[design/flow/config.mk]
export PLATFORM = sky130hd
export DESIGN_NAME = cordic_rotation_top
export DESIGN_NICKNAME = cordic_rotation_top
export VERILOG_FILES = /design/flow/design.v
export SDC_FILE = /design/flow/constraint.sdc
export NUM_CORES = 4
export LEC_CHECK = 0
export CAP_MARGIN = 20
export CORE_MARGIN = 2
export CORE_UTILIZATION = 72
export PLACE_DENSITY = 0.67
export SETUP_SLACK_MARGIN = -0.44
export SLEW_MARGIN = 20
[design/flow/constraint.sdc]
create_clock -name core_clock -period 4.39 [get_ports {clk}]
set_input_delay 0.8780 -clock core_clock [delete_from_list [all_inputs] [get_ports {clk}]]
set_output_delay 0.8780 -clock core_clock [all_outputs]
set_load 0.01 [all_outputs]
[design/flow/design.v]
`timescale 1ns / 1ps
module stages_rotation #(parameter data_width=16,angle_width=16,cordic_steps=16,stage_number=1)(
    input clk,
    input nreset,
    input enable,
    input signed [data_width-1:0] x_vec_in,
    input signed [data_width-1:0] y_vec_in,
    input signed [angle_width-1:0]angle_in,
    input signed [angle_width-1:0]target_angle,
    output signed [data_width-1:0] x_vec_out,
    output signed [data_width-1:0] y_vec_out,
    output reg signed [angle_width-1:0]angle_out,
    output reg signed [angle_width-1:0]target_angle_out,
    output reg done
    );
    wire signed [angle_width-1:0] atan [cordic_steps-1:0];
    assign atan[0] = 20'h02000; 
    assign atan[1] = 20'h012E4;
    assign atan[2] = 20'h009FB;
    assign atan[3] = 20'h00511;
    assign atan[4] = 20'h0028B;
    assign atan[5] = 20'h00145;
    assign atan[6] = 20'h000A2;
    assign atan[7] = 20'h00051;
    assign atan[8] = 20'h00028;
    assign atan[9] = 20'h00014;
    assign atan[10] = 20'h0000A;
    assign atan[11] = 20'h00005;
    assign atan[12] = 20'h00002;
    assign atan[13] = 20'h00001;
    assign atan[14] = 20'h00000;
    assign atan[15] = 20'h00000;
    reg signed [data_width-1:0]x_temp_out,y_temp_out;
    assign x_vec_out = x_temp_out;
    assign y_vec_out = y_temp_out;
    always @(posedge clk) begin
        if (~nreset) begin
            x_temp_out <= $signed({data_width{1'b0}});
            y_temp_out <= $signed({data_width{1'b0}});
				angle_out <= 0;
            done <= 1'b0;
        end
        else begin
            if (enable) begin
                if ($signed(target_angle) <= $signed(angle_in)) begin
                    x_temp_out <= x_vec_in + (y_vec_in>>>(stage_number-1));
                    y_temp_out <= y_vec_in - (x_vec_in>>>(stage_number-1));
                    angle_out <= angle_in - atan[stage_number-1];
                end
                else begin
                    x_temp_out <= x_vec_in - (y_vec_in>>>(stage_number-1));
                    y_temp_out <= y_vec_in + (x_vec_in>>>(stage_number-1));
                    angle_out <= angle_in + atan[(stage_number-1)];
                end
                target_angle_out <= target_angle;
                done <= 1'b1;
            end
            else begin
                x_temp_out <= $signed({data_width{1'b0}});
                y_temp_out <= $signed({data_width{1'b0}});
					 angle_out <= 0;
                done <= 1'b0;
            end
        end
    end
endmodule
`timescale 1ns / 1ps
module cordic_rotation_top#(parameter data_width=16,cordic_steps=16,angle_width=20)(
    input clk,
    input nreset,
    input enable,
    input signed [data_width-1:0] x_vec_in,
    input signed [data_width-1:0] y_vec_in,
    input [angle_width-1:0] target_angle,
    output wire signed  [data_width-1:0] x_vec_out,
    output wire signed  [data_width-1:0] y_vec_out,
    output reg done
    );
    wire signed [data_width-1:0] x [0:cordic_steps-1];
    wire signed [data_width-1:0] y [0:cordic_steps-1];
    wire signed [angle_width-1:0] angle_stages [0:cordic_steps-1];
    wire [1:cordic_steps] status;
	 reg signed [data_width-1+16:0] temp_x_vec_out,temp_y_vec_out;
	 wire done_last_stage;
	 reg signed [data_width-1:0] temp_x_vec_in,temp_y_vec_in;
	 reg [angle_width-1:0]temp_t_ang;
	 wire signed [angle_width-1:0] temp_target_angle [0:cordic_steps-1];
	 reg temp_enable;
	 always @(posedge clk) begin
		if(~nreset) begin
			temp_x_vec_in <= {data_width{1'b0}};
			temp_y_vec_in <= {data_width{1'b0}};
			temp_t_ang <= {angle_width{1'b0}};
			temp_enable <= 1'b0;
		end
		else begin
			if (enable) begin
				temp_enable <= 1'b1;				
				if ($signed(target_angle)>=$signed(20'h04000)) begin
				    if ($signed(target_angle)>=$signed(20'h08000)) begin
				        if ($signed(target_angle)>=$signed(20'h0C000)) begin
				            temp_x_vec_in <= x_vec_in;
                            temp_y_vec_in <= y_vec_in;
                            temp_t_ang <= $signed(target_angle) - $signed(20'h10000);
   				        end
				        else begin
				            temp_x_vec_in <= -x_vec_in;
                            temp_y_vec_in <= -y_vec_in;
                            temp_t_ang <= $signed(target_angle) - $signed(20'h08000);
				        end
				    end
				    else begin
                        temp_x_vec_in <= -x_vec_in;
                        temp_y_vec_in <= -y_vec_in;
                        temp_t_ang <= $signed(target_angle) - $signed(20'h08000);
  				    end
				end
                else if ($signed(target_angle)<=$signed(-20'h04000)) begin
                    if ($signed(target_angle)<=$signed(-20'h08000)) begin
                        if ($signed(target_angle)<=$signed(-20'h0C000)) begin
				            temp_x_vec_in <= x_vec_in;
                            temp_y_vec_in <= y_vec_in;
                            temp_t_ang <= $signed(target_angle) + $signed(20'h10000);
                        end
                        else begin
				            temp_x_vec_in <= -x_vec_in;
                            temp_y_vec_in <= -y_vec_in;
                            temp_t_ang <= $signed(target_angle) + $signed(20'h08000);
                        end
                    end
                    else begin
                        temp_x_vec_in <= -x_vec_in;
                        temp_y_vec_in <= -y_vec_in;
                        temp_t_ang <= $signed(target_angle) + $signed(20'h08000);
                    end
                end
				else begin
					temp_x_vec_in <= x_vec_in;
					temp_y_vec_in <= y_vec_in;
					temp_t_ang <= $signed(target_angle);
				end
			end
			else begin
				temp_enable <= 1'b0;
				temp_x_vec_in <= {data_width{1'b0}};
				temp_y_vec_in <= {data_width{1'b0}};
				temp_t_ang <= {angle_width{1'b0}};
			end
		end
	 end
    assign status[1] = temp_enable;
    assign x[0] = temp_x_vec_in;
    assign y[0] = temp_y_vec_in;
    assign angle_stages[0] = {angle_width{1'b0}};
    assign temp_target_angle[0] = temp_t_ang;
    genvar i;
    generate
        for (i=1;i<cordic_steps-1;i=i+1) begin:gen_rotation
            stages_rotation #(
                .data_width(data_width),
                .angle_width(angle_width),
                .cordic_steps(cordic_steps),
                .stage_number(i)
                )
            first(
                .clk(clk),
                .nreset(nreset),
                .enable(status[i]),
                .x_vec_in(x[i-1]),
                .y_vec_in(y[i-1]),
                .angle_in(angle_stages[i-1]),
                .target_angle(temp_target_angle[i-1]),
                .x_vec_out(x[i]),
                .y_vec_out(y[i]),
                .angle_out(angle_stages[i]),
                .target_angle_out(temp_target_angle[i]),
                .done(status[i+1])
                );
        end
    endgenerate
    stages_rotation #(
        .data_width(data_width),
        .angle_width(angle_width),
        .cordic_steps(cordic_steps),
        .stage_number(cordic_steps-1)
        )
    last(
        .clk(clk),
        .nreset(nreset),
        .enable(status[cordic_steps-1]),
        .x_vec_in(x[cordic_steps-2]),
        .y_vec_in(y[cordic_steps-2]),
        .angle_in(angle_stages[cordic_steps-2]),
        .target_angle(temp_target_angle[cordic_steps-2]),
        .x_vec_out(x[cordic_steps-1]),
        .y_vec_out(y[cordic_steps-1]),
        .angle_out(angle_stages[cordic_steps-1]),
        .target_angle_out(temp_target_angle[cordic_steps-1]),
        .done(done_last_stage)
        );
    reg counter;
	assign x_vec_out = temp_x_vec_out[data_width+7:8];
	assign y_vec_out = temp_y_vec_out[data_width+7:8];
	 always @(posedge clk) begin
        if (~nreset) begin
            done <= 1'b0;
        end
        else begin
            done <= done_last_stage;
            if (done_last_stage) begin
                    temp_x_vec_out <= $signed(x[cordic_steps-1])*$signed(16'b0000000010011011);
                    temp_y_vec_out <= $signed(y[cordic_steps-1])*$signed(16'b0000000010011011);
            end
        end
    end
endmodule
[design/flow/run.sh]
#!/bin/bash
# the make line also repeats each setting of config.mk as NAME=value (left out here)
make -C /OpenROAD-flow-scripts/flow DESIGN_CONFIG=/design/flow/config.mk WORK_HOME=/design/flow/orfs CLKGATE_MAP_FILE= finish
==> results of run 1 <==
==> metrics by stage <==
stage	power (mW)	instance area [um2]	setup TNS, ns	util, %
after floorplan	12.3	74400	-47.39	-
after global placement	12.8	85900	-99.29	84.4
after detailed placement	12.9	85900	-150.88	84.4
after CTS	23.3	92900	-94.77	91.3
==> repair_timing <==
item,CTS
hold buffers,0
pin swaps,365
cloned,3
setup endpoints to repair,230
resized,469
buffers inserted,227
==> impl_metrics.xml, run 1 <==
<?xml version="1.0" encoding="UTF-8"?>
<metrics>
  <group name="placed_design">
    <metric name="dp_worst_setup_slack" unit="ns">-0.950</metric>
    <metric name="port_buffers" unit="">87</metric>
    <metric name="dp.cells" unit="">10679</metric>
    <metric name="detailed_place_hpwl" unit="um">152000</metric>
    <metric name="place.gp.congestion" unit="">0.957</metric>
  </group>
  <group name="synthesis">
    <metric name="asyncSetResetFlopFracSynth" unit="%">0</metric>
    <metric name="flop_cell" unit="">dfxtp_1</metric>
    <metric name="fp_nets" unit="">9371</metric>
    <metric name="fraction_of_the_yosys_area_taken_by_sequential_cells" unit="%">34.3</metric>
    <metric name="synth_compound_gate_area_share" unit="%">14.6</metric>
    <metric name="netlist_area_pre_place" unit="mm2">0.0738</metric>
    <metric name="postSynthAreaPerCell" unit="um2">9.10</metric>
    <metric name="ys_sh_simple" unit="%">14.6</metric>
    <metric name="syn-instance-count" unit="">8108</metric>
    <metric name="mux_area_share" unit="%">0.995</metric>
    <metric name="synth.yosys.chip_area" unit="mm2">0.0738</metric>
    <metric name="yosysMostFrequentCell" unit="">ha_1</metric>
    <metric name="post-synth-top-area-fraction" unit="%">21.6</metric>
    <metric name="ys.warnings.count" unit="">16</metric>
    <metric name="topCellsByArea" unit="">dfxtp_1 22%, ha_1 18%, edfxtp_1 13%, xnor2_1 5.3%, nor2_1 5.3%</metric>
    <metric name="synthTopCellsByCount" unit="">1,082 x ha_1, 1,044 x nor2_1, 797 x dfxtp_1, 770 x inv_1, 487 x a21oi_1</metric>
    <metric name="post_synth_main_logic_family" unit="">adder cells</metric>
    <metric name="synth.cellmix.adderShare" unit="%">21.8</metric>
    <metric name="synth_area_leader_cell" unit="">dfxtp_1</metric>
    <metric name="synth_stat.cells" unit="">8108</metric>
    <metric name="xor_area_share" unit="%">8.82</metric>
    <metric name="ys_types" unit="">88</metric>
    <metric name="yosys_register_bits" unit="">1109</metric>
    <metric name="synth-edff-count" unit="">312</metric>
  </group>
  <group name="floorplanning">
    <metric name="die_h" unit="um">324</metric>
    <metric name="fp_util" unit="%">72.5</metric>
    <metric name="chip_area" unit="mm2">0.105</metric>
    <metric name="row_count" unit="">117</metric>
    <metric name="chipWidth" unit="um">324</metric>
    <metric name="design.core.area" unit="mm2">0.102</metric>
    <metric name="pin_count" unit="">88</metric>
  </group>
  <group name="clock_tree">
    <metric name="tritoncts_buffer_count" unit="">113</metric>
    <metric name="cts.sink_count" unit="">1109</metric>
    <metric name="buffer_levels_on_the_longest_clock_path" unit="">3</metric>
    <metric name="clk_root_buffer_cell" unit="">clkbuf_16</metric>
    <metric name="cts.htree.levels" unit="">3</metric>
  </group>
  <group name="run_status">
    <metric name="run_status" unit="">did not finish</metric>
    <metric name="stop_stage" unit="">5_1_grt</metric>
  </group>
</metrics>
==> run 2: changes to the inputs <==
Settings changed: ABC_AREA set to 0, CELL_PAD_IN_SITES_DETAIL_PLACEMENT set to 1, CELL_PAD_IN_SITES_GLOBAL_PLACEMENT set to 0, CORE_ASPECT_RATIO set to 0.85, CORE_MARGIN 2 to 3, CORE_UTILIZATION 72 to 58, CTS_CLUSTER_DIAMETER set to 380, CTS_CLUSTER_SIZE set to 12, MAX_ROUTING_LAYER set to met4, PLACE_DENSITY 0.67 to unset, PLACE_DENSITY_LB_ADDON set to 0.05, SETUP_SLACK_MARGIN -0.44 to unset.
Clock period 4.39 ns to 8.03 ns, I/O delays scaled along.
==> impl_metrics.xml, run 2 <==
<?xml version="1.0" encoding="UTF-8"?>
<metrics>
  <group name="critical_path">
    <metric name="critical_path.cell_chain" unit="">ha_1, a21o_1, a21o_1, a21o_1, a21o_1, a221o_1, a221oi_1, nor2_1, a211oi_4, buf_4, inv_1, fa_1, a21o_1, a21oi_1, o21bai_1, a21oi_1, o21bai_1, a21o_1, a211oi_1, o311ai_0, a21o_1, a21oi_1, xor2_1, nor2_1</metric>
    <metric name="crit_family" unit="">AND-OR/OR-AND gates</metric>
    <metric name="critPathLaunchType" unit="">flip-flop</metric>
    <metric name="worstReg2RegEnd" unit="">gen_rotation[12].first.angle_out[18]</metric>
    <metric name="crit_path_max_incr_delay" unit="ns">0.59</metric>
    <metric name="crit_path_top_delay_cell" unit="">fa_1</metric>
    <metric name="ff2ff_path_depth" unit="">24</metric>
    <metric name="cp-endpoint" unit="">gen_rotation[12].first.angle_out[18]</metric>
    <metric name="critical_path.startpoint" unit="">gen_rotation[11].first.target_angle_out[5]</metric>
    <metric name="r2r_slack" unit="ns">1.47</metric>
    <metric name="worst_ep_required_time" unit="ns">8.62</metric>
    <metric name="regToRegStartpoint" unit="">gen_rotation[11].first.target_angle_out[5]</metric>
    <metric name="timing.critical_path.mode_cell" unit="">a21o_1</metric>
    <metric name="path_depth" unit="">24</metric>
    <metric name="timing.critical_path.fanout_max" unit="">30</metric>
    <metric name="worst_ep_arrival_time" unit="ns">7.16</metric>
    <metric name="setup.worst_path.class" unit="">reg2reg</metric>
    <metric name="endpoint_kind" unit="">flip-flop</metric>
    <metric name="path_buffers" unit="">2</metric>
  </group>
  <group name="finish">
    <metric name="fillCellCount" unit="">14491</metric>
    <metric name="final_net_count" unit="">9439</metric>
    <metric name="post-route-util" unit="%">63.0</metric>
    <metric name="area_growth_syn_to_layout" unit="%">7.56</metric>
  </group>
  <group name="power">
    <metric name="p_sw" unit="mW">2.88</metric>
    <metric name="power_frac_seq" unit="%">50.5</metric>
    <metric name="power_density" unit="mW/mm2">144</metric>
    <metric name="top_power_group" unit="">registers</metric>
    <metric name="clkPwrFrac" unit="%">40.2</metric>
    <metric name="vdd_ir_drop_max" unit="mV">0.157</metric>
    <metric name="power_consumed_by_sequential_cells" unit="mW">5.80</metric>
    <metric name="powerComb" unit="mW">1.06</metric>
    <metric name="switching_share" unit="%">25.1</metric>
    <metric name="share_comb_of_total_power" unit="%">9.3</metric>
    <metric name="internal_power" unit="mW">8.59</metric>
    <metric name="clockNetworkPower" unit="mW">4.61</metric>
    <metric name="power_leakage" unit="nW">35.6</metric>
  </group>
  <group name="grt">
    <metric name="grt_pass1_wl" unit="um">335000</metric>
    <metric name="first_global_vias" unit="">63179</metric>
    <metric name="grt_most_used_layer" unit="">met2</metric>
    <metric name="track_usage" unit="%">32.3</metric>
    <metric name="gr-total-overflow" unit="">0</metric>
    <metric name="global_route.usage.met2" unit="%">55.0</metric>
    <metric name="antenna_violations_before_repair" unit="">4</metric>
    <metric name="grt.met1_usage" unit="%">40.2</metric>
    <metric name="gr-usage-met3" unit="%">4.08</metric>
    <metric name="grt_start_max_net_pins" unit="">53</metric>
  </group>
  <group name="worst_hold_path">
    <metric name="hold-path-cell-count" unit="">0</metric>
    <metric name="timing.hold.worst.start" unit="">temp_t_ang[19]</metric>
    <metric name="worst_hold_path.endpoint" unit="">gen_rotation[1].first.target_angle_out[19]</metric>
    <metric name="class_of_the_worst_hold_path" unit="">reg2reg</metric>
  </group>
  <group name="timing">
    <metric name="finalClockSkew" unit="ns">0.0197</metric>
    <metric name="rsz0062_at_grt" unit="">false</metric>
    <metric name="report.final.setup_viol" unit="">0</metric>
    <metric name="maxSlewHeadroom" unit="%">32.5</metric>
    <metric name="post-route-min-period" unit="ns">6.56</metric>
    <metric name="hold_violations" unit="">0</metric>
    <metric name="min_hold_slack" unit="ns">0.431</metric>
    <metric name="fmaxAchievable" unit="GHz">0.152</metric>
    <metric name="final-max-slew-violation-count" unit="">0</metric>
    <metric name="final.setup.tns" unit="ns">0</metric>
    <metric name="layout_worst_path_cycle_share" unit="%">81.7</metric>
    <metric name="tightestPinTransition" unit="ns">0.998</metric>
  </group>
  <group name="synthesis">
    <metric name="asyncSetResetFlopFracSynth" unit="%">0</metric>
    <metric name="fp_nets" unit="">9371</metric>
    <metric name="netlist_area_pre_place" unit="mm2">0.0738</metric>
    <metric name="ys.warnings.count" unit="">16</metric>
    <metric name="xor_area_share" unit="%">8.82</metric>
    <metric name="post_synth_main_logic_family" unit="">adder cells</metric>
    <metric name="ys_types" unit="">88</metric>
    <metric name="fraction_of_the_yosys_area_taken_by_sequential_cells" unit="%">34.3</metric>
    <metric name="flop_cell" unit="">dfxtp_1</metric>
    <metric name="ys_sh_simple" unit="%">14.6</metric>
    <metric name="topCellsByArea" unit="">dfxtp_1 22%, ha_1 18%, edfxtp_1 13%, xnor2_1 5.3%, nor2_1 5.3%</metric>
    <metric name="synth_stat.cells" unit="">8108</metric>
    <metric name="mux_area_share" unit="%">0.995</metric>
    <metric name="yosys_register_bits" unit="">1109</metric>
    <metric name="synthTopCellsByCount" unit="">1,082 x ha_1, 1,044 x nor2_1, 797 x dfxtp_1, 770 x inv_1, 487 x a21oi_1</metric>
    <metric name="yosysMostFrequentCell" unit="">ha_1</metric>
    <metric name="synth.cellmix.adderShare" unit="%">21.8</metric>
    <metric name="synth-edff-count" unit="">312</metric>
    <metric name="synth_compound_gate_area_share" unit="%">14.6</metric>
    <metric name="postSynthAreaPerCell" unit="um2">9.10</metric>
    <metric name="synth_area_leader_cell" unit="">dfxtp_1</metric>
    <metric name="post-synth-top-area-fraction" unit="%">21.6</metric>
    <metric name="syn-instance-count" unit="">8108</metric>
    <metric name="synth.yosys.chip_area" unit="mm2">0.0738</metric>
  </group>
  <group name="clock_tree">
    <metric name="cts.htree.levels" unit="">3</metric>
    <metric name="cts.sink_count" unit="">1109</metric>
    <metric name="cts_hold_bufs" unit="">0</metric>
    <metric name="post_cts.resized_instances" unit="">0</metric>
    <metric name="tritoncts" unit="">yes</metric>
    <metric name="post_cts_buffers" unit="">0</metric>
    <metric name="worst_setup_hold_path_clk_slew" unit="ns">0.07</metric>
    <metric name="clk_latency" unit="ns">0.73</metric>
    <metric name="buffer_levels_on_the_longest_clock_path" unit="">3</metric>
    <metric name="tritoncts_buffer_count" unit="">102</metric>
    <metric name="clk_root_buffer_cell" unit="">clkbuf_16</metric>
  </group>
  <group name="run_status">
    <metric name="run_status" unit="">complete, no violations</metric>
  </group>
  <group name="route">
    <metric name="first_iter_violations" unit="">3363</metric>
    <metric name="detailed_route_wire_length" unit="um">208000</metric>
    <metric name="final_antenna_net_count" unit="">0</metric>
    <metric name="wire_per_inst" unit="um">21.0</metric>
    <metric name="drc" unit="">0</metric>
    <metric name="routed-via-count" unit="">59143</metric>
    <metric name="detail_route.vias_per_cell" unit="">5.98</metric>
    <metric name="detailedRoute.firstPassIterationCount" unit="">6</metric>
  </group>
  <group name="run">
    <metric name="openroad.warnings" unit="">71</metric>
    <metric name="max_cap_violations" unit="">0</metric>
  </group>
  <group name="placed_design">
    <metric name="place.gp.congestion" unit="">0.939</metric>
    <metric name="port_buffers" unit="">87</metric>
    <metric name="detailed_place_hpwl" unit="um">162000</metric>
  </group>
  <group name="floorplanning">
    <metric name="design.core.area" unit="mm2">0.126</metric>
    <metric name="pin_count" unit="">88</metric>
    <metric name="chip_area" unit="mm2">0.132</metric>
    <metric name="fp_util" unit="%">58.5</metric>
    <metric name="chipWidth" unit="um">393</metric>
    <metric name="die_h" unit="um">335</metric>
    <metric name="row_count" unit="">120</metric>
  </group>
</metrics>
## run 2: metal layers
metal | vias to the layer above | part of all wire (%)
met4 | 0 | 2.8
met1 | 29356 | 44
met2 | 1120 | 49
met3 | 394 | 3.8
met5 | - | 0
li1 | 28273 | -
## run 2: metrics by stage
| step | std cells | worst slack, ns | cell area [um2] | power, mW |
|---|---|---|---|---|
| after floorplan | 8108 | 2.32 | 73800 | 6.70 |
| after global placement | 9717 | 1.93 | 76500 | 6.91 |
| after detailed placement | 9718 | 1.67 | 76500 | 6.96 |
| after CTS | 9887 | 1.50 | 79400 | 11.5 |
| after global routing | 9891 | 0.977 | 79400 | 11.9 |
| final | 9893 | 1.47 | 79400 | 11.5 |
## run 2: layout make-up
class | count | area, um2 | share of cell area [%]
multi-input cells | 6063 | 45000 | 56.7
flip-flops and latches | 1109 | 25300 | 31.9
inverters | 773 | 2900 | 3.65
clock buffers | 162 | 2800 | 3.53
well taps | 1647 | 2060 | 2.60
repair buffers | 127 | 1180 | 1.49
clock inverters | 7 | 98.8 | 0.124
diodes | 5 | 12.5 | 0.0158
==> run 3: changes to the inputs <==
Settings changed: ABC_AREA 0 to unset, CELL_PAD_IN_SITES_DETAIL_PLACEMENT 1 to unset, CELL_PAD_IN_SITES_GLOBAL_PLACEMENT 0 to unset, CORE_ASPECT_RATIO 0.85 to unset, CORE_MARGIN 3 to 2, CORE_UTILIZATION 58 to 61, CTS_CLUSTER_DIAMETER 380 to unset, CTS_CLUSTER_SIZE 12 to unset, MAX_ROUTING_LAYER met4 to unset, PLACE_DENSITY_LB_ADDON 0.05 to unset, SETUP_SLACK_MARGIN set to 1.14.
Clock period 8.03 ns to 4.38 ns, I/O delays scaled along.
==> impl_metrics.xml, run 3 <==
<?xml version="1.0" encoding="UTF-8"?>
<metrics>
  <group name="grt">
    <metric name="first_global_vias" unit="">66586</metric>
    <metric name="grt_most_used_layer" unit="">met2</metric>
    <metric name="antenna_violations_before_repair" unit="">0</metric>
    <metric name="grt_start_max_net_pins" unit="">53</metric>
    <metric name="global_route.usage.met2" unit="%">59.4</metric>
    <metric name="gr-total-overflow" unit="">0</metric>
    <metric name="track_usage" unit="%">32.4</metric>
    <metric name="grt.met1_usage" unit="%">37.4</metric>
    <metric name="grt_pass1_wl" unit="um">328000</metric>
    <metric name="gr-usage-met3" unit="%">4.41</metric>
  </group>
  <group name="route">
    <metric name="detailed_route_wire_length" unit="um">219000</metric>
    <metric name="drc" unit="">0</metric>
    <metric name="final_antenna_net_count" unit="">0</metric>
    <metric name="wire_per_inst" unit="um">18.6</metric>
    <metric name="routed-via-count" unit="">66939</metric>
    <metric name="detailedRoute.firstPassIterationCount" unit="">8</metric>
    <metric name="first_iter_violations" unit="">4448</metric>
    <metric name="detail_route.vias_per_cell" unit="">5.68</metric>
    <metric name="num_antenna_cells" unit="">0</metric>
  </group>
  <group name="critical_path">
    <metric name="critical_path.startpoint" unit="">gen_rotation[11].first.target_angle_out[5]</metric>
    <metric name="crit_path_top_delay_cell" unit="">edfxtp_1</metric>
    <metric name="cp-endpoint" unit="">gen_rotation[12].first.x_temp_out[14]</metric>
    <metric name="path_buffers" unit="">5</metric>
    <metric name="r2r_slack" unit="ns">-0.76</metric>
    <metric name="worst_ep_arrival_time" unit="ns">5.74</metric>
    <metric name="timing.critical_path.fanout_max" unit="">8</metric>
    <metric name="worstReg2RegEnd" unit="">gen_rotation[12].first.x_temp_out[14]</metric>
    <metric name="worst_ep_required_time" unit="ns">4.98</metric>
    <metric name="critPathLaunchType" unit="">flip-flop</metric>
    <metric name="crit_path_max_incr_delay" unit="ns">0.39</metric>
    <metric name="setup.worst_path.class" unit="">reg2reg</metric>
    <metric name="path_depth" unit="">29</metric>
    <metric name="ff2ff_path_depth" unit="">29</metric>
    <metric name="endpoint_kind" unit="">flip-flop</metric>
    <metric name="crit_family" unit="">AND-OR/OR-AND gates</metric>
    <metric name="regToRegStartpoint" unit="">gen_rotation[11].first.target_angle_out[5]</metric>
    <metric name="timing.critical_path.mode_cell" unit="">a21o_1</metric>
  </group>
  <group name="timing">
    <metric name="min_hold_slack" unit="ns">0.432</metric>
    <metric name="fmaxAchievable" unit="GHz">0.195</metric>
    <metric name="layout_worst_path_cycle_share" unit="%">117</metric>
    <metric name="report.final.setup_viol" unit="">302</metric>
    <metric name="finalClockSkew" unit="ns">0.0367</metric>
    <metric name="tightestPinTransition" unit="ns">1.11</metric>
    <metric name="final.setup.worst_slack" unit="ns">-0.757</metric>
    <metric name="rsz0062_at_grt" unit="">true</metric>
    <metric name="hold_violations" unit="">0</metric>
    <metric name="post-route-min-period" unit="ns">5.14</metric>
    <metric name="maxSlewHeadroom" unit="%">26.0</metric>
    <metric name="final-max-slew-violation-count" unit="">0</metric>
  </group>
  <group name="synthesis">
    <metric name="mux_area_share" unit="%">0.995</metric>
    <metric name="synth_stat.cells" unit="">8108</metric>
    <metric name="synth_area_leader_cell" unit="">dfxtp_1</metric>
    <metric name="post_synth_main_logic_family" unit="">adder cells</metric>
    <metric name="yosys_register_bits" unit="">1109</metric>
    <metric name="synth.cellmix.adderShare" unit="%">21.8</metric>
    <metric name="flop_cell" unit="">dfxtp_1</metric>
    <metric name="fraction_of_the_yosys_area_taken_by_sequential_cells" unit="%">34.3</metric>
    <metric name="synth.yosys.chip_area" unit="mm2">0.0738</metric>
    <metric name="asyncSetResetFlopFracSynth" unit="%">0</metric>
    <metric name="synth-edff-count" unit="">312</metric>
    <metric name="synthTopCellsByCount" unit="">1,082 x ha_1, 1,044 x nor2_1, 797 x dfxtp_1, 770 x inv_1, 487 x a21oi_1</metric>
    <metric name="xor_area_share" unit="%">8.82</metric>
    <metric name="syn-instance-count" unit="">8108</metric>
    <metric name="ys_types" unit="">88</metric>
    <metric name="post-synth-top-area-fraction" unit="%">21.6</metric>
    <metric name="fp_nets" unit="">9371</metric>
    <metric name="ys.warnings.count" unit="">16</metric>
    <metric name="netlist_area_pre_place" unit="mm2">0.0738</metric>
    <metric name="topCellsByArea" unit="">dfxtp_1 22%, ha_1 18%, edfxtp_1 13%, xnor2_1 5.3%, nor2_1 5.3%</metric>
    <metric name="ys_sh_simple" unit="%">14.6</metric>
    <metric name="synth_compound_gate_area_share" unit="%">14.6</metric>
    <metric name="yosysMostFrequentCell" unit="">ha_1</metric>
    <metric name="postSynthAreaPerCell" unit="um2">9.10</metric>
  </group>
  <group name="power">
    <metric name="design_power_total" unit="mW">24.0</metric>
    <metric name="power_leakage" unit="nW">47.6</metric>
    <metric name="clockNetworkPower" unit="mW">10.7</metric>
    <metric name="clkPwrFrac" unit="%">44.7</metric>
    <metric name="powerComb" unit="mW">2.67</metric>
    <metric name="switching_share" unit="%">24.7</metric>
    <metric name="internal_power" unit="mW">18.1</metric>
    <metric name="power_frac_seq" unit="%">44.2</metric>
    <metric name="top_power_group" unit="">clock</metric>
    <metric name="vdd_ir_drop_max" unit="mV">0.497</metric>
    <metric name="share_comb_of_total_power" unit="%">11.1</metric>
    <metric name="power_density" unit="mW/mm2">236</metric>
    <metric name="p_sw" unit="mW">5.94</metric>
    <metric name="power_consumed_by_sequential_cells" unit="mW">10.6</metric>
  </group>
  <group name="floorplanning">
    <metric name="pin_count" unit="">88</metric>
    <metric name="row_count" unit="">127</metric>
    <metric name="chipWidth" unit="um">352</metric>
    <metric name="fp_util" unit="%">61.5</metric>
    <metric name="chip_area" unit="mm2">0.124</metric>
    <metric name="design.core.area" unit="mm2">0.120</metric>
    <metric name="die_h" unit="um">352</metric>
  </group>
  <group name="clock_tree">
    <metric name="cts.htree.levels" unit="">3</metric>
    <metric name="clk_latency" unit="ns">0.77</metric>
    <metric name="worst_setup_hold_path_clk_slew" unit="ns">0.06</metric>
    <metric name="cts.sink_count" unit="">1109</metric>
    <metric name="buffer_levels_on_the_longest_clock_path" unit="">3</metric>
    <metric name="tritoncts_buffer_count" unit="">120</metric>
    <metric name="tritoncts" unit="">yes</metric>
    <metric name="clk_root_buffer_cell" unit="">clkbuf_16</metric>
  </group>
  <group name="worst_hold_path">
    <metric name="worst_hold_path.endpoint" unit="">gen_rotation[1].first.target_angle_out[8]</metric>
    <metric name="hold-path-cell-count" unit="">0</metric>
    <metric name="timing.hold.worst.start" unit="">temp_t_ang[8]</metric>
    <metric name="class_of_the_worst_hold_path" unit="">reg2reg</metric>
  </group>
  <group name="placed_design">
    <metric name="dp_worst_setup_slack" unit="ns">-0.751</metric>
    <metric name="detailed_place_hpwl" unit="um">145000</metric>
    <metric name="place.gp.congestion" unit="">0.918</metric>
    <metric name="port_buffers" unit="">87</metric>
  </group>
  <group name="run_status">
    <metric name="checkFailReasons" unit="">negative setup slack</metric>
    <metric name="run_status" unit="">finished with violations</metric>
  </group>
  <group name="run">
    <metric name="max_cap_violations" unit="">0</metric>
    <metric name="openroad.warnings" unit="">76</metric>
  </group>
  <group name="finish">
    <metric name="area_growth_syn_to_layout" unit="%">37.9</metric>
    <metric name="fillCellCount" unit="">6502</metric>
    <metric name="area.sequential" unit="mm2">0.0254</metric>
    <metric name="comb_area" unit="mm2">0.0507</metric>
    <metric name="final_net_count" unit="">11330</metric>
  </group>
</metrics>
## run 3: metal layers
metal / up-vias / wire [um]
met1: 31983 / 86000
met5: - / 0
met3: 795 / 9750
met4: 0 / 12000
met2: 1985 / 111000
li1: 32176 / -
## run 3: repair_timing
item,in CTS,in global routing
gates cloned,3,0
buffers inserted,494,163
pin swaps,514,334
hold buffers,0,0
resized,588,418
endpoints found under the setup margin,630,661
## run 3: through the flow
stage | cells | area [um2] | TNS (ns) | util [%]
after global placement | 10897 | 87600 | -67.19 | 73.0
final | 11787 | 102000 | -95.38 | 84.8
after CTS | 11624 | 98600 | -61.70 | 82.1
after floorplan | 8108 | 76100 | -17.16 | -
after global routing | 11787 | 102000 | -162.89 | 84.8
after detailed placement | 10897 | 87600 | -89.88 | 73.0
## run 3: final cells by class
class	count	area share, %
Clock buffer	154	3.24
Clock inverter	76	0.866
Inverter	773	2.94
Multi-Input combinational cell	6063	49.9
Sequential cell	1109	24.9
Tap cell	1612	1.98
Timing Repair Buffer	2000	16.2
==> run 4: changes to the inputs <==
Settings changed: CORE_UTILIZATION 61 to 72, CTS_CLUSTER_DIAMETER set to 45, PLACE_DENSITY_LB_ADDON set to 0.23, SETUP_SLACK_MARGIN 1.14 to 1.16.
Clock period 4.38 ns to 4.4 ns, I/O delays scaled along.
==> impl_metrics.xml, run 4 <==
<?xml version="1.0" encoding="UTF-8"?>
<metrics>
  <group name="placed_design">
    <metric name="dpl-instance-area" unit="mm2">0.0864</metric>
    <metric name="place.gp.congestion" unit="">0.964</metric>
    <metric name="detailed_place_hpwl" unit="um">151000</metric>
    <metric name="dp_worst_setup_slack" unit="ns">-0.778</metric>
    <metric name="port_buffers" unit="">87</metric>
  </group>
  <group name="synthesis">
    <metric name="netlist_area_pre_place" unit="mm2">0.0738</metric>
    <metric name="synthTopCellsByCount" unit="">1,082 x ha_1, 1,044 x nor2_1, 797 x dfxtp_1, 770 x inv_1, 487 x a21oi_1</metric>
    <metric name="mux_area_share" unit="%">0.995</metric>
    <metric name="ys.warnings.count" unit="">16</metric>
    <metric name="topCellsByArea" unit="">dfxtp_1 22%, ha_1 18%, edfxtp_1 13%, xnor2_1 5.3%, nor2_1 5.3%</metric>
    <metric name="ys_types" unit="">88</metric>
    <metric name="synth.yosys.chip_area" unit="mm2">0.0738</metric>
    <metric name="asyncSetResetFlopFracSynth" unit="%">0</metric>
    <metric name="fraction_of_the_yosys_area_taken_by_sequential_cells" unit="%">34.3</metric>
    <metric name="post_synth_main_logic_family" unit="">adder cells</metric>
    <metric name="synth-edff-count" unit="">312</metric>
    <metric name="synth_compound_gate_area_share" unit="%">14.6</metric>
    <metric name="syn-instance-count" unit="">8108</metric>
    <metric name="flop_cell" unit="">dfxtp_1</metric>
    <metric name="synth.cellmix.adderShare" unit="%">21.8</metric>
    <metric name="yosysMostFrequentCell" unit="">ha_1</metric>
    <metric name="yosys_register_bits" unit="">1109</metric>
    <metric name="synth_stat.cells" unit="">8108</metric>
    <metric name="fp_nets" unit="">9371</metric>
    <metric name="ys_sh_simple" unit="%">14.6</metric>
    <metric name="post-synth-top-area-fraction" unit="%">21.6</metric>
    <metric name="postSynthAreaPerCell" unit="um2">9.10</metric>
    <metric name="synth_area_leader_cell" unit="">dfxtp_1</metric>
    <metric name="xor_area_share" unit="%">8.82</metric>
  </group>
  <group name="clock_tree">
    <metric name="cts.sink_count" unit="">1109</metric>
    <metric name="tritoncts_buffer_count" unit="">140</metric>
    <metric name="cts_hold_bufs" unit="">0</metric>
    <metric name="buffer_levels_on_the_longest_clock_path" unit="">3</metric>
    <metric name="cts.htree.levels" unit="">4</metric>
    <metric name="clk_root_buffer_cell" unit="">clkbuf_16</metric>
  </group>
  <group name="floorplanning">
    <metric name="row_count" unit="">117</metric>
    <metric name="chipWidth" unit="um">324</metric>
    <metric name="die_h" unit="um">324</metric>
    <metric name="chip_area" unit="mm2">0.105</metric>
    <metric name="design.core.area" unit="mm2">0.102</metric>
    <metric name="pin_count" unit="">88</metric>
    <metric name="fp_util" unit="%">72.5</metric>
  </group>
  <group name="grt">
    <metric name="track_usage" unit="%">81.3</metric>
    <metric name="gr-total-overflow" unit="">385</metric>
  </group>
  <group name="run_status">
    <metric name="stop_stage" unit="">5_1_grt</metric>
    <metric name="error_message" unit="">[ERROR GRT-0116] Global routing finished with congestion. Check the congestion regions in the DRC Viewer.</metric>
    <metric name="run_status" unit="">did not finish</metric>
  </group>
</metrics>
-- run 4: metrics by stage --
| step | total power, mW | setup TNS [ns] | instances | hold slack, ns |
|---|---|---|---|---|
| 4_1_cts | 24.7 | -90.39 | 11158 | 0.435 |
| 3_5_place_dp | 12.9 | -96.00 | 10532 | 0.420 |
| 3_3_place_gp | 12.8 | -52.13 | 10532 | 0.412 |
| 2_1_floorplan | 12.3 | -15.32 | 8108 | 0.408 |
-- run 4: per-layer routing --
metal,global-route usage (%),overflow
met3,72.4,27
met4,80.9,183
met5,51.6,2
met2,94.6,169
met1,78.7,4
-- run 4: what timing repair did --
action | CTS
buffers inserted | 364
setup endpoints to repair | 653
pin swaps | 466
cloned | 3
resized | 518
==> run 5: changes to the inputs <==
Settings changed: ABC_AREA set to 1, CAP_MARGIN 20 to 5, CELL_PAD_IN_SITES_DETAIL_PLACEMENT set to 0, CELL_PAD_IN_SITES_GLOBAL_PLACEMENT set to 2, CORE_ASPECT_RATIO set to 1.66, CORE_MARGIN 2 to 9, CORE_UTILIZATION 72 to 23, CTS_CLUSTER_DIAMETER 45 to 391, GPL_ROUTABILITY_DRIVEN set to 0, GPL_TIMING_DRIVEN set to 0, PLACE_DENSITY_LB_ADDON 0.23 to 0.1, SETUP_SLACK_MARGIN 1.16 to unset, SLEW_MARGIN 20 to 15, TNS_END_PERCENT set to 10.
Clock period 4.4 ns to 6.0 ns, I/O delays scaled along.
==> impl_metrics.xml, run 5 <==
<?xml version="1.0" encoding="UTF-8"?>
<metrics>
  <group name="run_status">
    <metric name="run_status" unit="">complete, no violations</metric>
  </group>
  <group name="route">
    <metric name="detail_route.vias_per_cell" unit="">4.40</metric>
    <metric name="drc" unit="">0</metric>
    <metric name="final_antenna_net_count" unit="">0</metric>
    <metric name="wire_per_inst" unit="um">19.7</metric>
    <metric name="detailedRoute.firstPassIterationCount" unit="">7</metric>
    <metric name="first_iter_violations" unit="">2220</metric>
    <metric name="detailed_route_wire_length" unit="um">286000</metric>
    <metric name="routed-via-count" unit="">64029</metric>
  </group>
  <group name="timing">
    <metric name="fmaxAchievable" unit="GHz">0.177</metric>
    <metric name="post-route-min-period" unit="ns">5.66</metric>
    <metric name="final.setup.worst_slack" unit="ns">0.336</metric>
    <metric name="maxSlewHeadroom" unit="%">25.4</metric>
    <metric name="hold_violations" unit="">0</metric>
    <metric name="layout_worst_path_cycle_share" unit="%">94.4</metric>
    <metric name="finalClockSkew" unit="ns">0.0793</metric>
    <metric name="report.final.setup_viol" unit="">0</metric>
    <metric name="tightestPinTransition" unit="ns">1.12</metric>
    <metric name="final-max-slew-violation-count" unit="">0</metric>
    <metric name="rsz0062_at_grt" unit="">true</metric>
  </group>
  <group name="synthesis">
    <metric name="asyncSetResetFlopFracSynth" unit="%">0</metric>
    <metric name="ys_types" unit="">60</metric>
    <metric name="fp_nets" unit="">11077</metric>
    <metric name="syn-instance-count" unit="">9814</metric>
    <metric name="netlist_area_pre_place" unit="mm2">0.0765</metric>
    <metric name="fraction_of_the_yosys_area_taken_by_sequential_cells" unit="%">33.1</metric>
    <metric name="synth-edff-count" unit="">312</metric>
    <metric name="postSynthAreaPerCell" unit="um2">7.80</metric>
    <metric name="yosys_register_bits" unit="">1109</metric>
    <metric name="yosysMostFrequentCell" unit="">inv_1</metric>
    <metric name="ys.warnings.count" unit="">16</metric>
    <metric name="ys_sh_simple" unit="%">15.3</metric>
    <metric name="synth.yosys.chip_area" unit="mm2">0.0765</metric>
    <metric name="synth_compound_gate_area_share" unit="%">18.8</metric>
    <metric name="post_synth_main_logic_family" unit="">adder cells</metric>
    <metric name="post-synth-top-area-fraction" unit="%">20.9</metric>
    <metric name="mux_area_share" unit="%">0</metric>
    <metric name="synth_stat.cells" unit="">9814</metric>
    <metric name="synthTopCellsByCount" unit="">1,624 x inv_1, 1,441 x nand2_1, 1,338 x a21oi_1, 1,082 x ha_1, 872 x o21ai_0</metric>
    <metric name="synth_area_leader_cell" unit="">dfxtp_1</metric>
    <metric name="topCellsByArea" unit="">dfxtp_1 21%, ha_1 18%, edfxtp_1 12%, a21oi_1 8.8%, inv_1 8.0%</metric>
    <metric name="synth.cellmix.adderShare" unit="%">21.0</metric>
    <metric name="xor_area_share" unit="%">3.15</metric>
    <metric name="flop_cell" unit="">dfxtp_1</metric>
  </group>
  <group name="worst_hold_path">
    <metric name="timing.hold.worst.start" unit="">gen_rotation[6].first.angle_out[0]</metric>
    <metric name="class_of_the_worst_hold_path" unit="">reg2reg</metric>
    <metric name="worst_hold_path.endpoint" unit="">gen_rotation[7].first.angle_out[0]</metric>
    <metric name="hold-path-cell-count" unit="">2</metric>
  </group>
  <group name="power">
    <metric name="power_frac_seq" unit="%">43.6</metric>
    <metric name="power_density" unit="mW/mm2">202</metric>
    <metric name="powerComb" unit="mW">1.36</metric>
    <metric name="internal_power" unit="mW">13.3</metric>
    <metric name="p_sw" unit="mW">4.55</metric>
    <metric name="vdd_ir_drop_max" unit="mV">0.221</metric>
    <metric name="switching_share" unit="%">25.6</metric>
    <metric name="clockNetworkPower" unit="mW">8.69</metric>
    <metric name="share_comb_of_total_power" unit="%">7.6</metric>
    <metric name="power_consumed_by_sequential_cells" unit="mW">7.76</metric>
    <metric name="top_power_group" unit="">clock</metric>
    <metric name="power_leakage" unit="nW">41.3</metric>
    <metric name="clkPwrFrac" unit="%">48.8</metric>
  </group>
  <group name="finish">
    <metric name="postLayoutCellArea" unit="mm2">0.0882</metric>
    <metric name="area_growth_syn_to_layout" unit="%">15.3</metric>
    <metric name="area.sequential" unit="mm2">0.0253</metric>
    <metric name="fillCellCount" unit="">36138</metric>
    <metric name="comb_area" unit="mm2">0.0448</metric>
    <metric name="post-route-util" unit="%">26.7</metric>
    <metric name="final_net_count" unit="">11332</metric>
  </group>
  <group name="critical_path">
    <metric name="regToRegStartpoint" unit="">gen_rotation[7].first.target_angle_out[19]</metric>
    <metric name="r2r_slack" unit="ns">0.34</metric>
    <metric name="worstReg2RegEnd" unit="">gen_rotation[8].first.angle_out[17]</metric>
    <metric name="crit_path_top_delay_cell" unit="">edfxtp_1</metric>
    <metric name="worst_ep_required_time" unit="ns">6.70</metric>
    <metric name="crit_path_max_incr_delay" unit="ns">0.47</metric>
    <metric name="path_depth" unit="">24</metric>
    <metric name="setup.worst_path.class" unit="">reg2reg</metric>
    <metric name="ff2ff_path_depth" unit="">24</metric>
    <metric name="endpoint_kind" unit="">flip-flop</metric>
    <metric name="critical_path.cell_chain" unit="">ha_2, nand4_1, or3_4, nor3_1, nand3_1, nand3_1, o21bai_1, nand2_4, nand2_1, buf_6, clkinvlp_4, buf_4, ha_1, a21oi_1, nor2_1, a211oi_2, o21ai_0, a21boi_0, inv_1, a21oi_1, o21a_1, o21ai_0, o21ai_0, a21oi_1</metric>
    <metric name="cp-endpoint" unit="">gen_rotation[8].first.angle_out[17]</metric>
    <metric name="timing.critical_path.fanout_max" unit="">10</metric>
    <metric name="critical_path.startpoint" unit="">gen_rotation[7].first.target_angle_out[19]</metric>
    <metric name="path_buffers" unit="">4</metric>
    <metric name="worst_ep_arrival_time" unit="ns">6.36</metric>
    <metric name="critPathLaunchType" unit="">flip-flop</metric>
    <metric name="crit_family" unit="">AND-OR/OR-AND gates</metric>
  </group>
  <group name="grt">
    <metric name="antenna_violations_before_repair" unit="">1</metric>
    <metric name="grt_start_max_net_pins" unit="">30</metric>
    <metric name="track_usage" unit="%">15.7</metric>
    <metric name="grt_pass1_wl" unit="um">418000</metric>
    <metric name="gr-total-overflow" unit="">0</metric>
    <metric name="first_global_vias" unit="">67651</metric>
  </group>
  <group name="floorplanning">
    <metric name="design.core.area" unit="mm2">0.331</metric>
    <metric name="row_count" unit="">272</metric>
    <metric name="pin_count" unit="">88</metric>
    <metric name="chipWidth" unit="um">466</metric>
    <metric name="chip_area" unit="mm2">0.354</metric>
    <metric name="fp_util" unit="%">23.1</metric>
    <metric name="die_h" unit="um">761</metric>
  </group>
  <group name="clock_tree">
    <metric name="cts.htree.levels" unit="">4</metric>
    <metric name="worst_setup_hold_path_clk_slew" unit="ns">0.06</metric>
    <metric name="clk_latency" unit="ns">0.85</metric>
    <metric name="clk_root_buffer_cell" unit="">clkbuf_16</metric>
    <metric name="tritoncts" unit="">yes</metric>
    <metric name="buffer_levels_on_the_longest_clock_path" unit="">4</metric>
    <metric name="cts.sink_count" unit="">1109</metric>
    <metric name="tritoncts_buffer_count" unit="">144</metric>
  </group>
  <group name="run">
    <metric name="max_cap_violations" unit="">0</metric>
    <metric name="openroad.warnings" unit="">72</metric>
  </group>
  <group name="placed_design">
    <metric name="port_buffers" unit="">86</metric>
    <metric name="detailed_place_hpwl" unit="um">248000</metric>
    <metric name="dp_worst_setup_slack" unit="ns">-1.64</metric>
    <metric name="dpl-instance-area" unit="mm2">0.0833</metric>
  </group>
</metrics>
==> run 5: final cells by class <==
| class | instances | area share, % |
|---|---|---|
| clock buffer | 203 | 4.70 |
| clock inverter | 47 | 0.482 |
| sequential | 1109 | 28.7 |
| antenna | 1 | 0.00284 |
| timing repair buffer | 110 | 1.45 |
| buffer | 126 | 0.736 |
| inverter | 1635 | 6.97 |
| multi-input combinational | 6943 | 50.7 |
| tap | 4384 | 6.22 |
==> run 5: repair_timing <==
action | 4_1_cts | 5_1_grt
gates resized | 90 | 70
setup buffers | 6 | 1
pin swaps | 3 | 1
endpoints found under the hold margin | 0 | 0
endpoints found under the setup margin | 199 | 71
hold buffers | 0 | 0
==> run 5: per-layer routing <==
layer  up-vias  part of all wire [%]  global-route usage (%)
li1      33557                     -                       -
met3       427                   1.7                    1.40
met2       697                    66                    38.0
met5         -                     0                       0
met1     29348                    27                    10.6
met4         0                   5.5                    7.60
==> run 5: stage by stage <==
step / cells / hold WS [ns] / TNS [ns] / power [mW]
after global placement: 14284 / 0.421 / -462.36 / 9.30
after CTS: 14556 / 0.429 / -0.0994 / 18.3
final: 14558 / 0.433 / 0 / 17.8
after detailed placement: 14301 / 0.421 / -91.44 / 9.30
after global routing: 14558 / 0.446 / -0.107 / 18.6
after floorplan: 9814 / 0.405 / 0 / 8.81
==> run 6: changes to the inputs <==
Settings changed: ABC_AREA 1 to unset, CAP_MARGIN 5 to 20, CELL_PAD_IN_SITES_DETAIL_PLACEMENT 0 to unset, CELL_PAD_IN_SITES_GLOBAL_PLACEMENT 2 to unset, CORE_ASPECT_RATIO 1.66 to unset, CORE_MARGIN 9 to 2, CORE_UTILIZATION 23 to 72, CTS_CLUSTER_DIAMETER 391 to unset, GPL_ROUTABILITY_DRIVEN 0 to unset, GPL_TIMING_DRIVEN 0 to unset, PLACE_DENSITY set to 0.67, PLACE_DENSITY_LB_ADDON 0.1 to unset, SETUP_SLACK_MARGIN set to -0.3, SLEW_MARGIN 15 to 20, TNS_END_PERCENT 10 to unset.
Clock period 6.0 ns to 4.47 ns, I/O delays scaled along.
==> impl_metrics.xml, run 6 <==
<?xml version="1.0" encoding="UTF-8"?>
<metrics>
  <group name="synthesis">
    <metric name="netlist_area_pre_place" unit="mm2">0.0738</metric>
    <metric name="ys.warnings.count" unit="">16</metric>
    <metric name="synth-edff-count" unit="">312</metric>
    <metric name="synth_stat.cells" unit="">8108</metric>
    <metric name="flop_cell" unit="">dfxtp_1</metric>
    <metric name="synth.yosys.chip_area" unit="mm2">0.0738</metric>
    <metric name="yosysMostFrequentCell" unit="">ha_1</metric>
    <metric name="asyncSetResetFlopFracSynth" unit="%">0</metric>
    <metric name="xor_area_share" unit="%">8.82</metric>
    <metric name="topCellsByArea" unit="">dfxtp_1 22%, ha_1 18%, edfxtp_1 13%, xnor2_1 5.3%, nor2_1 5.3%</metric>
    <metric name="yosys_register_bits" unit="">1109</metric>
    <metric name="post_synth_main_logic_family" unit="">adder cells</metric>
    <metric name="synthTopCellsByCount" unit="">1,082 x ha_1, 1,044 x nor2_1, 797 x dfxtp_1, 770 x inv_1, 487 x a21oi_1</metric>
    <metric name="synth.cellmix.adderShare" unit="%">21.8</metric>
    <metric name="fraction_of_the_yosys_area_taken_by_sequential_cells" unit="%">34.3</metric>
    <metric name="ys_sh_simple" unit="%">14.6</metric>
    <metric name="syn-instance-count" unit="">8108</metric>
    <metric name="synth_area_leader_cell" unit="">dfxtp_1</metric>
    <metric name="fp_nets" unit="">9371</metric>
    <metric name="post-synth-top-area-fraction" unit="%">21.6</metric>
    <metric name="ys_types" unit="">88</metric>
    <metric name="synth_compound_gate_area_share" unit="%">14.6</metric>
    <metric name="postSynthAreaPerCell" unit="um2">9.10</metric>
    <metric name="mux_area_share" unit="%">0.995</metric>
  </group>
  <group name="floorplanning">
    <metric name="chipWidth" unit="um">324</metric>
    <metric name="fp_util" unit="%">72.5</metric>
    <metric name="pin_count" unit="">88</metric>
    <metric name="design.core.area" unit="mm2">0.102</metric>
    <metric name="row_count" unit="">117</metric>
    <metric name="chip_area" unit="mm2">0.105</metric>
    <metric name="die_h" unit="um">324</metric>
  </group>
  <group name="grt">
    <metric name="track_usage" unit="%">102</metric>
    <metric name="gr-total-overflow" unit="">9417</metric>
  </group>
  <group name="placed_design">
    <metric name="port_buffers" unit="">87</metric>
    <metric name="dpl-instance-area" unit="mm2">0.0851</metric>
    <metric name="place.gp.congestion" unit="">0.973</metric>
    <metric name="detailed_place_hpwl" unit="um">150000</metric>
  </group>
  <group name="clock_tree">
    <metric name="buffer_levels_on_the_longest_clock_path" unit="">3</metric>
    <metric name="cts.sink_count" unit="">1109</metric>
    <metric name="clk_root_buffer_cell" unit="">clkbuf_16</metric>
    <metric name="tritoncts_buffer_count" unit="">114</metric>
    <metric name="cts.htree.levels" unit="">3</metric>
  </group>
  <group name="run_status">
    <metric name="error_message" unit="">[ERROR GRT-0232] Routing congestion too high. Check the congestion heatmap in the GUI.</metric>
    <metric name="stop_stage" unit="">5_1_grt</metric>
    <metric name="run_status" unit="">did not finish</metric>
  </group>
</metrics>
## run 6: repair_timing
item                                    in CTS
hold buffers                                 0
gates resized                              563
endpoints found under the setup margin     234
pin swaps                                  502
cloned                                       3
setup buffers                              391
## run 6: through the flow
step	TNS, ns	setup slack, ns	power (mW)	instances
3_3_place_gp	-72.37	-0.789	12.6	10565
4_1_cts	-61.70	-0.582	22.6	11115
2_1_floorplan	-25.91	-0.534	12.0	8108
3_5_place_dp	-117.83	-0.986	12.6	10565
## run 6: layer usage
layer,GRT overflow,GRT usage (%)
met1,130,89.9
met5,9,57.9
met4,2036,119
met2,7130,133
met3,112,77.3
==> run 7: changes to the inputs <==
Settings changed: CTS_CLUSTER_DIAMETER set to 97, PLACE_DENSITY 0.67 to unset, SETUP_SLACK_MARGIN -0.3 to -0.32.
Clock period 4.47 ns to 4.4 ns, I/O delays scaled along.
==> impl_metrics.xml, run 7 <==
<?xml version="1.0" encoding="UTF-8"?>
<metrics>
  <group name="clock_tree">
    <metric name="buffer_levels_on_the_longest_clock_path" unit="">3</metric>
    <metric name="cts.htree.levels" unit="">3</metric>
    <metric name="tritoncts_buffer_count" unit="">114</metric>
    <metric name="clk_root_buffer_cell" unit="">clkbuf_16</metric>
    <metric name="cts_hold_bufs" unit="">0</metric>
    <metric name="cts.sink_count" unit="">1109</metric>
  </group>
  <group name="floorplanning">
    <metric name="row_count" unit="">117</metric>
    <metric name="die_h" unit="um">324</metric>
    <metric name="chip_area" unit="mm2">0.105</metric>
    <metric name="fp_util" unit="%">72.5</metric>
    <metric name="pin_count" unit="">88</metric>
    <metric name="design.core.area" unit="mm2">0.102</metric>
    <metric name="chipWidth" unit="um">324</metric>
  </group>
  <group name="synthesis">
    <metric name="ys_types" unit="">88</metric>
    <metric name="topCellsByArea" unit="">dfxtp_1 22%, ha_1 18%, edfxtp_1 13%, xnor2_1 5.3%, nor2_1 5.3%</metric>
    <metric name="synth.cellmix.adderShare" unit="%">21.8</metric>
    <metric name="fraction_of_the_yosys_area_taken_by_sequential_cells" unit="%">34.3</metric>
    <metric name="synth-edff-count" unit="">312</metric>
    <metric name="yosys_register_bits" unit="">1109</metric>
    <metric name="yosysMostFrequentCell" unit="">ha_1</metric>
    <metric name="syn-instance-count" unit="">8108</metric>
    <metric name="synthTopCellsByCount" unit="">1,082 x ha_1, 1,044 x nor2_1, 797 x dfxtp_1, 770 x inv_1, 487 x a21oi_1</metric>
    <metric name="flop_cell" unit="">dfxtp_1</metric>
    <metric name="synth_stat.cells" unit="">8108</metric>
    <metric name="ys_sh_simple" unit="%">14.6</metric>
    <metric name="fp_nets" unit="">9371</metric>
    <metric name="asyncSetResetFlopFracSynth" unit="%">0</metric>
    <metric name="synth_area_leader_cell" unit="">dfxtp_1</metric>
    <metric name="xor_area_share" unit="%">8.82</metric>
    <metric name="mux_area_share" unit="%">0.995</metric>
    <metric name="ys.warnings.count" unit="">16</metric>
    <metric name="synth.yosys.chip_area" unit="mm2">0.0738</metric>
    <metric name="postSynthAreaPerCell" unit="um2">9.10</metric>
    <metric name="synth_compound_gate_area_share" unit="%">14.6</metric>
    <metric name="netlist_area_pre_place" unit="mm2">0.0738</metric>
    <metric name="post_synth_main_logic_family" unit="">adder cells</metric>
    <metric name="post-synth-top-area-fraction" unit="%">21.6</metric>
  </group>
  <group name="run_status">
    <metric name="stop_stage" unit="">5_1_grt</metric>
    <metric name="error_message" unit="">[ERROR GRT-0232] Routing congestion too high. Check the congestion heatmap in the GUI.</metric>
    <metric name="run_status" unit="">did not finish</metric>
  </group>
  <group name="placed_design">
    <metric name="detailed_place_hpwl" unit="um">151000</metric>
    <metric name="dpl-instance-area" unit="mm2">0.0860</metric>
    <metric name="port_buffers" unit="">87</metric>
    <metric name="place.gp.congestion" unit="">0.957</metric>
  </group>
  <group name="grt">
    <metric name="track_usage" unit="%">76.0</metric>
    <metric name="gr-total-overflow" unit="">27</metric>
  </group>
</metrics>
run 7: stage by stage:
step	utilization (%)	std cells	worst slack, ns
CTS	90.9	11062	-0.653
global placement	84.5	10658	-0.694
detailed placement	84.5	10658	-0.876
floorplan	-	8108	-0.604
run 7: metal layers:
| metal | track usage, % | overflow |
|---|---|---|
| met1 | 74.0 | 0 |
| met2 | 92.5 | 6 |
| met3 | 62.2 | 6 |
| met4 | 77.1 | 14 |
| met5 | 35.1 | 1 |
run 7: repair_timing:
item                       4_1_cts
setup endpoints to repair      239
gates cloned                     1
buffers inserted               203
resized                        389
pin swaps                      318
==> run 8: changes to the inputs <==
Settings changed: CAP_MARGIN 20 to 25, CTS_CLUSTER_DIAMETER 97 to 99, CTS_CLUSTER_SIZE set to 21, GPL_TIMING_DRIVEN set to 1, HOLD_SLACK_MARGIN set to -0.0, MAX_ROUTING_LAYER set to met5, MIN_ROUTING_LAYER set to met1, PLACE_DENSITY_LB_ADDON set to 0.11, SETUP_SLACK_MARGIN -0.32 to unset, SLEW_MARGIN 20 to 35, TNS_END_PERCENT set to 30.
Clock period 4.4 ns to 4.81 ns, I/O delays scaled along.
==> impl_metrics.xml, run 8 <==
<?xml version="1.0" encoding="UTF-8"?>
<metrics>
  <group name="run_status">
    <metric name="run_status" unit="">finished with violations</metric>
    <metric name="checkFailReasons" unit="">negative setup slack</metric>
  </group>
  <group name="synthesis">
    <metric name="flop_cell" unit="">dfxtp_1</metric>
    <metric name="syn-instance-count" unit="">8108</metric>
    <metric name="fp_nets" unit="">9371</metric>
    <metric name="netlist_area_pre_place" unit="mm2">0.0738</metric>
    <metric name="fraction_of_the_yosys_area_taken_by_sequential_cells" unit="%">34.3</metric>
    <metric name="post-synth-top-area-fraction" unit="%">21.6</metric>
    <metric name="ys_sh_simple" unit="%">14.6</metric>
    <metric name="synth.cellmix.adderShare" unit="%">21.8</metric>
    <metric name="mux_area_share" unit="%">0.995</metric>
    <metric name="synthTopCellsByCount" unit="">1,082 x ha_1, 1,044 x nor2_1, 797 x dfxtp_1, 770 x inv_1, 487 x a21oi_1</metric>
    <metric name="xor_area_share" unit="%">8.82</metric>
    <metric name="asyncSetResetFlopFracSynth" unit="%">0</metric>
    <metric name="ys.warnings.count" unit="">16</metric>
    <metric name="synth.yosys.chip_area" unit="mm2">0.0738</metric>
    <metric name="yosys_register_bits" unit="">1109</metric>
    <metric name="topCellsByArea" unit="">dfxtp_1 22%, ha_1 18%, edfxtp_1 13%, xnor2_1 5.3%, nor2_1 5.3%</metric>
    <metric name="yosysMostFrequentCell" unit="">ha_1</metric>
    <metric name="synth_stat.cells" unit="">8108</metric>
    <metric name="ys_types" unit="">88</metric>
    <metric name="synth_compound_gate_area_share" unit="%">14.6</metric>
    <metric name="postSynthAreaPerCell" unit="um2">9.10</metric>
    <metric name="synth-edff-count" unit="">312</metric>
    <metric name="synth_area_leader_cell" unit="">dfxtp_1</metric>
    <metric name="post_synth_main_logic_family" unit="">adder cells</metric>
  </group>
  <group name="critical_path">
    <metric name="path_buffers" unit="">2</metric>
    <metric name="worst_ep_arrival_time" unit="ns">6.13</metric>
    <metric name="timing.critical_path.fanout_max" unit="">7</metric>
    <metric name="timing.critical_path.mode_cell" unit="">a21o_1</metric>
    <metric name="setup.worst_path.class" unit="">reg2reg</metric>
    <metric name="cp-endpoint" unit="">gen_rotation[12].first.x_temp_out[15]</metric>
    <metric name="path_depth" unit="">24</metric>
    <metric name="critical_path.startpoint" unit="">gen_rotation[11].first.target_angle_out[5]</metric>
    <metric name="crit_path_top_delay_cell" unit="">edfxtp_1</metric>
    <metric name="r2r_slack" unit="ns">-0.71</metric>
    <metric name="crit_family" unit="">AND-OR/OR-AND gates</metric>
    <metric name="critPathLaunchType" unit="">flip-flop</metric>
    <metric name="ff2ff_path_depth" unit="">24</metric>
    <metric name="regToRegStartpoint" unit="">gen_rotation[11].first.target_angle_out[5]</metric>
    <metric name="crit_path_max_incr_delay" unit="ns">0.46</metric>
    <metric name="worstReg2RegEnd" unit="">gen_rotation[12].first.x_temp_out[15]</metric>
    <metric name="critical_path.cell_chain" unit="">ha_4, a21o_1, a21o_1, a21o_1, a21o_1, a221o_1, a221oi_2, nor2_2, a211oi_4, buf_6, buf_4, o31ai_1, xnor2_1, ha_1, a21o_1, a21oi_2, nor2b_1, o21a_1, o31a_1, o41ai_4, o21ai_2, a31oi_2, xnor2_1, nor2_1</metric>
    <metric name="endpoint_kind" unit="">flip-flop</metric>
    <metric name="worst_ep_required_time" unit="ns">5.42</metric>
  </group>
  <group name="power">
    <metric name="vdd_ir_drop_max" unit="mV">0.279</metric>
    <metric name="share_comb_of_total_power" unit="%">12.9</metric>
    <metric name="power_frac_seq" unit="%">54.5</metric>
    <metric name="internal_power" unit="mW">13.1</metric>
    <metric name="power_leakage" unit="nW">41.6</metric>
    <metric name="power_density" unit="mW/mm2">198</metric>
    <metric name="clkPwrFrac" unit="%">32.6</metric>
    <metric name="p_sw" unit="mW">4.61</metric>
    <metric name="clockNetworkPower" unit="mW">5.79</metric>
    <metric name="powerComb" unit="mW">2.29</metric>
    <metric name="power_consumed_by_sequential_cells" unit="mW">9.68</metric>
    <metric name="design_power_total" unit="mW">17.8</metric>
    <metric name="switching_share" unit="%">26.0</metric>
    <metric name="top_power_group" unit="">registers</metric>
  </group>
  <group name="floorplanning">
    <metric name="chip_area" unit="mm2">0.105</metric>
    <metric name="chipWidth" unit="um">324</metric>
    <metric name="pin_count" unit="">88</metric>
    <metric name="die_h" unit="um">324</metric>
    <metric name="design.core.area" unit="mm2">0.102</metric>
    <metric name="row_count" unit="">117</metric>
    <metric name="fp_util" unit="%">72.5</metric>
  </group>
  <group name="route">
    <metric name="drc" unit="">0</metric>
    <metric name="num_antenna_cells" unit="">0</metric>
    <metric name="first_iter_violations" unit="">6436</metric>
    <metric name="final_antenna_net_count" unit="">0</metric>
    <metric name="detailed_route_wire_length" unit="um">226000</metric>
    <metric name="detail_route.vias_per_cell" unit="">6.30</metric>
    <metric name="wire_per_inst" unit="um">21.3</metric>
    <metric name="routed-via-count" unit="">66900</metric>
    <metric name="detailedRoute.firstPassIterationCount" unit="">14</metric>
  </group>
  <group name="timing">
    <metric name="layout_worst_path_cycle_share" unit="%">115</metric>
    <metric name="hold_violations" unit="">0</metric>
    <metric name="finalClockSkew" unit="ns">0.0419</metric>
    <metric name="report.final.setup_viol" unit="">162</metric>
    <metric name="final.setup.worst_slack" unit="ns">-0.711</metric>
    <metric name="post-route-min-period" unit="ns">5.52</metric>
    <metric name="final.setup.tns" unit="ns">-31.04</metric>
    <metric name="min_hold_slack" unit="ns">0.445</metric>
    <metric name="tightestPinTransition" unit="ns">0.955</metric>
    <metric name="fmaxAchievable" unit="GHz">0.181</metric>
    <metric name="final-max-slew-violation-count" unit="">0</metric>
    <metric name="maxSlewHeadroom" unit="%">36.3</metric>
    <metric name="rsz0062_at_grt" unit="">true</metric>
  </group>
  <group name="clock_tree">
    <metric name="cts.sink_count" unit="">1109</metric>
    <metric name="buffer_levels_on_the_longest_clock_path" unit="">3</metric>
    <metric name="worst_setup_hold_path_clk_slew" unit="ns">0.10</metric>
    <metric name="cts.htree.levels" unit="">2</metric>
    <metric name="clk_root_buffer_cell" unit="">clkbuf_16</metric>
    <metric name="clk_latency" unit="ns">0.77</metric>
    <metric name="tritoncts_buffer_count" unit="">59</metric>
    <metric name="tritoncts" unit="">yes</metric>
    <metric name="cts_hold_bufs" unit="">0</metric>
  </group>
  <group name="placed_design">
    <metric name="detailed_place_hpwl" unit="um">142000</metric>
    <metric name="dp.cells" unit="">10181</metric>
    <metric name="place.gp.congestion" unit="">0.934</metric>
    <metric name="port_buffers" unit="">87</metric>
  </group>
  <group name="finish">
    <metric name="fillCellCount" unit="">4896</metric>
    <metric name="area_growth_syn_to_layout" unit="%">21.7</metric>
    <metric name="non_filler_instance_count_after_layout" unit="">10618</metric>
    <metric name="final_net_count" unit="">10469</metric>
  </group>
  <group name="worst_hold_path">
    <metric name="class_of_the_worst_hold_path" unit="">reg2reg</metric>
    <metric name="timing.hold.worst.start" unit="">temp_t_ang[7]</metric>
    <metric name="worst_hold_path.endpoint" unit="">gen_rotation[1].first.target_angle_out[7]</metric>
    <metric name="hold-path-cell-count" unit="">0</metric>
  </group>
  <group name="grt">
    <metric name="grt_pass1_wl" unit="um">314000</metric>
    <metric name="grt_start_max_net_pins" unit="">52</metric>
    <metric name="gr-total-overflow" unit="">0</metric>
    <metric name="track_usage" unit="%">36.6</metric>
    <metric name="first_global_vias" unit="">62966</metric>
    <metric name="antenna_violations_before_repair" unit="">3</metric>
  </group>
  <group name="run">
    <metric name="openroad.warnings" unit="">74</metric>
    <metric name="max_cap_violations" unit="">0</metric>
  </group>
</metrics>
-- run 8: final cells by class --
class | instances | area [um2] | area share [%]
well taps | 1368 | 1710 | 1.91
inverters | 773 | 2960 | 3.29
repair buffers | 1200 | 9620 | 10.7
multi-input cells | 6063 | 48400 | 53.9
flip-flops and latches | 1109 | 25400 | 28.2
clock buffers | 101 | 1710 | 1.90
clock inverters | 4 | 71.3 | 0.0794
-- run 8: layer usage --
| layer | vias up | global-route usage [%] | part of all wire [%] |
|---|---|---|---|
| met3 | 1196 | 5.29 | 7.4 |
| met1 | 31773 | 45.0 | 38 |
| met5 | - | 0 | 0.018 |
| met2 | 3544 | 64.2 | 48 |
| li1 | 30381 | - | - |
| met4 | 6 | 15.2 | 6.6 |
-- run 8: per-stage QoR --
stage,util (%),worst slack [ns],area [um2]
6_report,88.3,-0.711,89800
5_1_grt,88.3,-0.804,89800
4_1_cts,85.0,-0.190,86400
3_5_place_dp,80.7,-0.478,82100
3_3_place_gp,80.7,-0.415,82100
2_1_floorplan,-,-0.253,74400
-- run 8: repair_timing --
item / CTS / global route
endpoints found under the setup margin: 202 / 275
gates resized: 368 / 518
setup buffers: 180 / 168
gates cloned: 1 / 3
pin swaps: 257 / 416
Power is estimated from default activity; no workload was simulated.
